fjord:
## router_top
module router_top (
    input clock,
    input resetn,
    input packet_valid,
    input [7:0] data_in,
    input read_enb_0, read_enb_1, read_enb_2,
    output [7:0] data_out_0, data_out_1, data_out_2,
    output vld_out_0, vld_out_1, vld_out_2,
    output err,
    output busy
);
export LEC_CHECK = 0
export CAP_MARGIN = 20
export CORE_MARGIN = 2
export CORE_UTILIZATION = 72
export SETUP_SLACK_MARGIN = -0.2
export SLEW_MARGIN = 20
create_clock -name core_clock -period 1.98 [get_ports {clock}]
run.sh (not shown) runs the stock make flow with config.mk's settings and CLKGATE_MAP_FILE=.
fjord: all stages done; final checks FAILED (negative setup slack).
Input-level comparison between tundra and fjord:
Settings: CORE_UTILIZATION changed from 72 to 40; SETUP_SLACK_MARGIN removed (was -0.2); the clock period (ns, I/O delays scaled along) changed from 1.98 to 2.15.
The layout from tundra, despite a flow that completed every stage, fails the layout checks, with the failing checks listed as negative setup slack.
Worst hold slack is lower on fjord
tundra vs fjord, uppermost signal routing layer after detailed routing: met4 vs met5
fjord was routed with more vias than tundra.
Wire length reported by the detailed router ended up 26000 µm lower on tundra than on fjord.
On clock period minus final worst setup slack, fjord loses to tundra.
Of tundra and fjord, the run reporting the lower number of buffers inserted by post-CTS setup repair was tundra.
Per the comparison of tundra with fjord, number of cells upsized or downsized after cts moved down; post-layout instance count excluding filler cells moved up; total negative setup slack moved up; global-route usage moved down.
> inputs changed (tundra -> willow)
Settings: the clock period (ns, I/O delays scaled along) changed from 2.15 to 3.57.
### Flow results
willow completed; timing, DRC and antenna clean
willow vs. tundra: clock skew went up by 0.0057 ns.
willow vs tundra, total met2 wirelength after detailed routing went down by about 3.2%.
On wire length of the first global-routing pass, the lower figure sits with willow, not tundra.
Setup slack in willow is 0.85 ns above tundra.
[compare] base=tundra new=willow: final design utilization lost 3.4 points; power density over the cells decreased 390 nW/µm².
The inputs of onyx differ from those of willow as listed below.
Settings: ABC_AREA: unset -> 0; CORE_UTILIZATION: 40 -> 70; SETUP_SLACK_MARGIN: unset -> 0.58; the clock period (ns, I/O delays scaled along): 3.57 -> 1.98.
Findings:
Going from willow to onyx, worst setup slack before clock tree synthesis saw a decrease, adder-cell area share of the yosys netlist saw little to no change, count of placed standard cells including taps saw a decrease. Status(onyx) = ERROR, stage = global routing (5_1_grt).
Setup changes, onyx to xenon
Settings: CORE_UTILIZATION now 68, was 70; ABC_AREA now 1, was 0; SETUP_SLACK_MARGIN no longer set, was 0.58; the clock period (ns, I/O delays scaled along) now 2.33, was 1.98.
[summary]
- xenon: full flow OK, the timing, DRC and antenna checks passed
- Number of cell rows, xenon and onyx: lower on onyx
- Sort xenon and onyx by number of cells in the yosys synthesis report asc -> top: onyx
- Chip area in the Yosys report: xenon vs onyx up about 4.6%

---

Starting RTL as in the previous note.
clock: 4.61 ns
lec_check: 0
cap_margin: 20
core_margin: 2
core_utilization: 66
cts_cluster_diameter: 338
hold_slack_margin: -0.04
setup_slack_margin: -0.32
slew_margin: 20
tns_end_percent: 5
The first run produced a clean layout.
Next try:
CORE_UTILIZATION = 72   (was 66)
CTS_CLUSTER_DIAMETER = unset   (was 338)
HOLD_SLACK_MARGIN = unset   (was -0.04)
SETUP_SLACK_MARGIN = -0.2   (was -0.32)
TNS_END_PERCENT = unset   (was 5)
clock period = 2.07 ns   (was 4.61 ns; I/O delays follow)
Effect: The new run did not get past 5_1_grt. Die area drops by about 8%. Synthesized area stays the same. Synthesized cell count stays the same.
Next try:
ABC_AREA = 1   (was unset)
CORE_UTILIZATION = 70   (was 72)
CTS_CLUSTER_SIZE = 72   (was unset)
SETUP_SLACK_MARGIN = unset   (was -0.2)
clock period = 1.98 ns   (was 2.07 ns; I/O delays follow)
Result: The changed run produced a layout that fails on negative setup slack; area after synthesis grows by a few percent; die size grows by a little under a tenth; synthesized cell count grows by well over a third.
Next try:
CORE_UTILIZATION = 72   (was 70)
CTS_CLUSTER_SIZE = 10   (was 72)
PLACE_DENSITY = 0.74   (was unset)
TNS_END_PERCENT = 5   (was unset)
Result: The new run reached the layout checks and failed them: negative setup slack; core utilization grows by 0.69 points; flip-flop count does not change; power went down by 2.6%; area after synthesis is unchanged; worst setup slack gets better by 120 ps; final cell count falls by 1.1%; synthesized cell count stays the same; wire length decreases by 7.9%; cell area is lower by 2.3%; clock skew barely changes; hold slack is better by 11 ps.
Power and IR drop assume default switching activity.
